==> 06-07: inputs <==
Design comp_mult_top, start of the top module:
module comp_mult_top #(
parameter NO_MULT   = 4     ,  
parameter APB_BADDR = 0     ,  
parameter SYS_AW    = 16    ,  
parameter REG_DW    = 16       
)(
input                    clk         ,  
input                    rst_n       ,  
input      [ SYS_AW-1:0] apb_paddr   ,  
input                    apb_psel    ,  
input                    apb_penable ,  
input                    apb_pwrite  ,  
input      [REG_DW -1:0] apb_pwdata  ,  
output                   apb_pready  ,  
output reg [REG_DW -1:0] apb_prdata  ,  
output reg               apb_pslverr ,  
output reg               mem_ce      ,  
output reg               mem_we      ,  
output reg [SYS_AW -1:0] mem_addr    ,  
output reg [     8 -1:0] mem_wr_data ,  
input      [     8 -1:0] mem_rd_data    
);
make LEC_CHECK=0 CAP_MARGIN=20 CORE_ASPECT_RATIO=1.54 CORE_MARGIN=2 CORE_UTILIZATION=60 GPL_ROUTABILITY_DRIVEN=0 GPL_TIMING_DRIVEN=0 PLACE_DENSITY=0.84 SETUP_SLACK_MARGIN=2.55 SLEW_MARGIN=30 TNS_END_PERCENT=70 finish   # period 13.3 ns
run.sh (not shown) runs the stock make flow with config.mk's settings and CLKGATE_MAP_FILE=.
==> inputs of 03-16, as changes to 06-07 <==
Settings changed: CORE_ASPECT_RATIO 1.54 to not set, CORE_UTILIZATION 60 to 40, GPL_ROUTABILITY_DRIVEN 0 to not set, GPL_TIMING_DRIVEN 0 to not set, PLACE_DENSITY 0.84 to not set, SETUP_SLACK_MARGIN 2.55 to not set, SLEW_MARGIN 30 to 20, TNS_END_PERCENT 70 to not set.
==> flow/constraint.sdc (replaced) <==
create_clock -name core_clock -period 10.0 [get_ports {clk}]
set_input_delay 2.0000 -clock core_clock [delete_from_list [all_inputs] [get_ports {clk}]]
set_output_delay 2.0000 -clock core_clock [all_outputs]
set_load 0.01 [all_outputs]
==> inputs of 10-04, as changes to 06-07 <==
Settings changed: CORE_ASPECT_RATIO 1.54 to not set, CORE_UTILIZATION 60 to 72, CTS_CLUSTER_SIZE set to 51, GPL_ROUTABILITY_DRIVEN 0 to not set, GPL_TIMING_DRIVEN 0 to not set, PLACE_DENSITY 0.84 to not set, PLACE_DENSITY_LB_ADDON set to 0.0, SETUP_SLACK_MARGIN 2.55 to 2.13, SLEW_MARGIN 30 to 20, TNS_END_PERCENT 70 to 5.
==> flow/constraint.sdc (replaced) <==
create_clock -name core_clock -period 7.54 [get_ports {clk}]
set_input_delay 1.5080 -clock core_clock [delete_from_list [all_inputs] [get_ports {clk}]]
set_output_delay 1.5080 -clock core_clock [all_outputs]
set_load 0.01 [all_outputs]
==> comparison table <==
item	06-07	10-04	03-16
Data required time of the critical path	13,640 ps	7900 ps	10,350 ps
Relative contribution of sequential cells to total power	29.2%	25.5%	29.8%
Sequential-cell power consumption	561 uW	990 uW	748 uW
Number of DRC markers in iteration 0	1,545	1,762	951
Routed length on met2	29,600 um	28,800 um	26,400 um
Switching power total	769 uW	1500 uW	981 uW
Power dissipated in the clock network	551 uW	977 uW	718 uW
Worst reg2reg path startpoint	data_reg[16]$_DFFE_PN0P_	data_reg[0]$_DFFE_PN0P_	data_reg[16]$_DFFE_PN0P_
Number of placed cells counting well taps	3,019	3,058	3,212
Final setup slack of the worst path	2970 ps	-81.9 ps	724 ps
Outcome	finished clean	finished with violations	finished clean
Layout check failures	-	negative setup slack	-
Nets	3,029	3,127	2,964
Metal3 WL	4290 um	4520 um	2550 um

---

==> 06-13: inputs <==
comp_mult_top again, from the RTL that the note above started with.
clock: 10.0 ns
lec_check: 0
cap_margin: 20
cell_pad_in_sites_detail_placement: 1
core_aspect_ratio: 0.65
core_margin: 2
core_utilization: 40
min_routing_layer: met2
slew_margin: 20
==> 07-28 (differences from 06-13) <==
Settings changed: CELL_PAD_IN_SITES_DETAIL_PLACEMENT 1 to 2, CORE_MARGIN 2 to 9, MAX_ROUTING_LAYER set to met4.
==> comparison <==
In 06-13 the die area is smaller than in 07-28, by 11%. In 07-28 the sequential share of layout area is higher than in 06-13, by 0.059 points. Of 07-28 and 06-13, 06-13 has the higher worst setup slack (gap 0.090 ns). Of 07-28 and 06-13, 06-13 has the higher fmax (gap about 0.9%, measured against 06-13). Clock skew: 07-28 is higher than 06-13 (0.011 ns). Between 07-28 and 06-13, the lower register-to-register slack is in 07-28 (gap 0.84 ns). In synthesized area, 07-28 and 06-13 do not differ.
==> figures <==
Status: 06-13 complete, no violations; 07-28 complete, no violations
Total power: 06-13 0.00267 W; 07-28 0.00280 W
Part of the total power dissipated in combinational logic: 06-13 43.1%; 07-28 45.1%
RSZ-0062 raised after global routing: 06-13 false; 07-28 true
Final period util: 06-13 95.3%; 07-28 96.2%
Max Freq: 06-13 0.105 GHz; 07-28 0.104 GHz
Antenna cells: 06-13 4; 07-28 18
Post-layout min period: 06-13 9.53 ns; 07-28 9.62 ns
Core outline area: 06-13 0.0529 mm²; 07-28 0.0522 mm²
Instance count after placement with tap cells included: 06-13 3228; 07-28 3216
Area taken by multi-input logic gates: 06-13 0.0154 mm²; 07-28 0.0153 mm²
Total GRT Usage: 06-13 41.0%; 07-28 48.3%
Worst stage delay on the critical path: 06-13 0.58 ns; 07-28 0.67 ns
Met3 WL post-DR: 06-13 33200 µm; 07-28 40500 µm
Ratio of layout area to synthesized area: 06-13 1.115x; 07-28 1.112x
Flop pwr share: 06-13 28.1%; 07-28 26.8%

---

==> run a <==
comp_mult_top again, from the RTL that the note above started with.
clock: 9.98 ns
lec_check: 0
abc_area: 0
cap_margin: 10
cell_pad_in_sites_detail_placement: 1
core_margin: 7
core_utilization: 41
cts_cluster_size: 40
gpl_routability_driven: 1
gpl_timing_driven: 1
hold_slack_margin: 0.19
max_routing_layer: met4
place_density: 0.59
setup_slack_margin: 0.67
slew_margin: 20
==> run b (differences from run a) <==
Settings changed: ABC_AREA 0 to unset, CAP_MARGIN 10 to 20, CELL_PAD_IN_SITES_DETAIL_PLACEMENT 1 to unset, CORE_MARGIN 7 to 2, CORE_UTILIZATION 41 to 40, CTS_CLUSTER_SIZE 40 to unset, GPL_ROUTABILITY_DRIVEN 1 to unset, GPL_TIMING_DRIVEN 1 to unset, HOLD_SLACK_MARGIN 0.19 to unset, MAX_ROUTING_LAYER met4 to unset, PLACE_DENSITY 0.59 to unset, SETUP_SLACK_MARGIN 0.67 to unset.
==> flow/constraint.sdc (replaced) <==
create_clock -name core_clock -period 9.39 [get_ports {clk}]
set_input_delay 1.8780 -clock core_clock [delete_from_list [all_inputs] [get_ports {clk}]]
set_output_delay 1.8780 -clock core_clock [all_outputs]
set_load 0.01 [all_outputs]
==> comparison <==
- Run a completed with no timing, DRC or antenna violations. Run b went through all stages and came out clean.
- Against run a, the setup slack of run b is worse by 0.34 ns.
- Between run b and run a, the lower global-route usage is in run b (gap 2.0 points).
- Against run b, the critical path depth of run a is lower by 1.
- Between run b and run a, the lower die area is in run b (gap 5.8%, measured against run a).
- Of run a and run b, run b has the higher first-iteration DRC count (gap about 22%, measured against run b).
==> figures <==
Multi-input gate share of the layout cell area: run a 64.6%; run b 64.1%
Global routing usage on met2: run a 39.0%; run b 35.6%
Met1 Wirelength: run a 27400 um; run b 25100 um
Flop2flop setup slack: run a 1.48 ns; run b 1.34 ns
Rows: run a 83; run b 84
Filler instances: run a 6064; run b 5130
Final non-filler cell area: run a 23800 sq um; run b 23900 sq um
Met3 routed wirelength: run a 2440 um; run b 2280 um
Arrival @ worst endpoint: run a 9.51 ns; run b 9.24 ns
Outcome: run a complete, no violations; run b complete, no violations
Detailed-route wire length: run a 64300 um; run b 56100 um

---

==> inputs of 06-25 <==
comp_mult_top again, from the RTL that the note above started with.
// comp_mult_top
module comp_mult_top #(
parameter NO_MULT   = 4     ,  
parameter APB_BADDR = 0     ,  
parameter SYS_AW    = 16    ,  
parameter REG_DW    = 16       
)(
input                    clk         ,  
input                    rst_n       ,  
input      [ SYS_AW-1:0] apb_paddr   ,  
input                    apb_psel    ,  
input                    apb_penable ,  
input                    apb_pwrite  ,  
input      [REG_DW -1:0] apb_pwdata  ,  
output                   apb_pready  ,  
output reg [REG_DW -1:0] apb_prdata  ,  
output reg               apb_pslverr ,  
output reg               mem_ce      ,  
output reg               mem_we      ,  
output reg [SYS_AW -1:0] mem_addr    ,  
output reg [     8 -1:0] mem_wr_data ,  
input      [     8 -1:0] mem_rd_data    
);
localparam DWIDTH = 8 ;
localparam IDLE   = 2'b00;  
localparam RD_OPS = 2'b01;  
localparam WORK   = 2'b10;  
localparam WR_RES = 2'b11;  
reg  [       REG_DW -1:0] op1_addr      ;  
reg  [       REG_DW -1:0] op2_addr      ;  
reg  [       REG_DW -1:0] res_addr      ;  
reg  [       REG_DW -1:0] no_op         ;  
reg  [       REG_DW -1:0] cfg_start     ;  
reg  [       REG_DW -1:0] sts_stop      ;  
wire                      wr_op1_addr   ;  
  ...
export LEC_CHECK = 0
export CAP_MARGIN = 15
export CELL_PAD_IN_SITES_GLOBAL_PLACEMENT = 2
export CORE_MARGIN = 2
export CORE_UTILIZATION = 40
export CTS_CLUSTER_DIAMETER = 334
export CTS_CLUSTER_SIZE = 41
export SLEW_MARGIN = 20
create_clock -name core_clock -period 10.0 [get_ports {clk}]
==> inputs of 04-05, as changes to 06-25 <==
==> flow/config.mk (replaced) <==
export PLATFORM = sky130hd
export DESIGN_NAME = comp_mult_top
export DESIGN_NICKNAME = comp_mult_top
export VERILOG_FILES = /design/flow/design.v
export SDC_FILE = /design/flow/constraint.sdc
export NUM_CORES = 4
export LEC_CHECK = 0
export CAP_MARGIN = 10
export CORE_ASPECT_RATIO = 0.61
export CORE_MARGIN = 2
export CORE_UTILIZATION = 61
export CTS_CLUSTER_SIZE = 98
export GPL_TIMING_DRIVEN = 0
export HOLD_SLACK_MARGIN = 0.2
export MAX_ROUTING_LAYER = met5
export MIN_ROUTING_LAYER = met2
export PLACE_DENSITY_LB_ADDON = 0.29
export SLEW_MARGIN = 15
export TNS_END_PERCENT = 35
==> inputs of 04-11, as changes to 06-25 <==
==> flow/config.mk (replaced) <==
export PLATFORM = sky130hd
export DESIGN_NAME = comp_mult_top
export DESIGN_NICKNAME = comp_mult_top
export VERILOG_FILES = /design/flow/design.v
export SDC_FILE = /design/flow/constraint.sdc
export NUM_CORES = 4
export LEC_CHECK = 0
export CAP_MARGIN = 20
export CORE_MARGIN = 2
export CORE_UTILIZATION = 16
export MAX_ROUTING_LAYER = met5
export MIN_ROUTING_LAYER = met2
export PLACE_DENSITY_LB_ADDON = 0.21
export SLEW_MARGIN = 15
==> results <==
04-11 finished with timing, DRC and antenna clean. 06-25 finished with timing, DRC and antenna clean. 04-05 died in global routing (5_1_grt). Die area: 04-11 > 06-25 > 04-05. Register-to-register slack: 04-11 is higher than 06-25 (0.07 ns). Routed wire length: 04-11 is larger than 06-25 (13%). In 04-11 the clock power is larger than in 06-25, by 5.9%. Of 04-11 and 06-25, 04-11 has the higher via count (gap about 40%, measured against 06-25).
Power figures rest on the tool's default switching activity, not on a simulated workload.
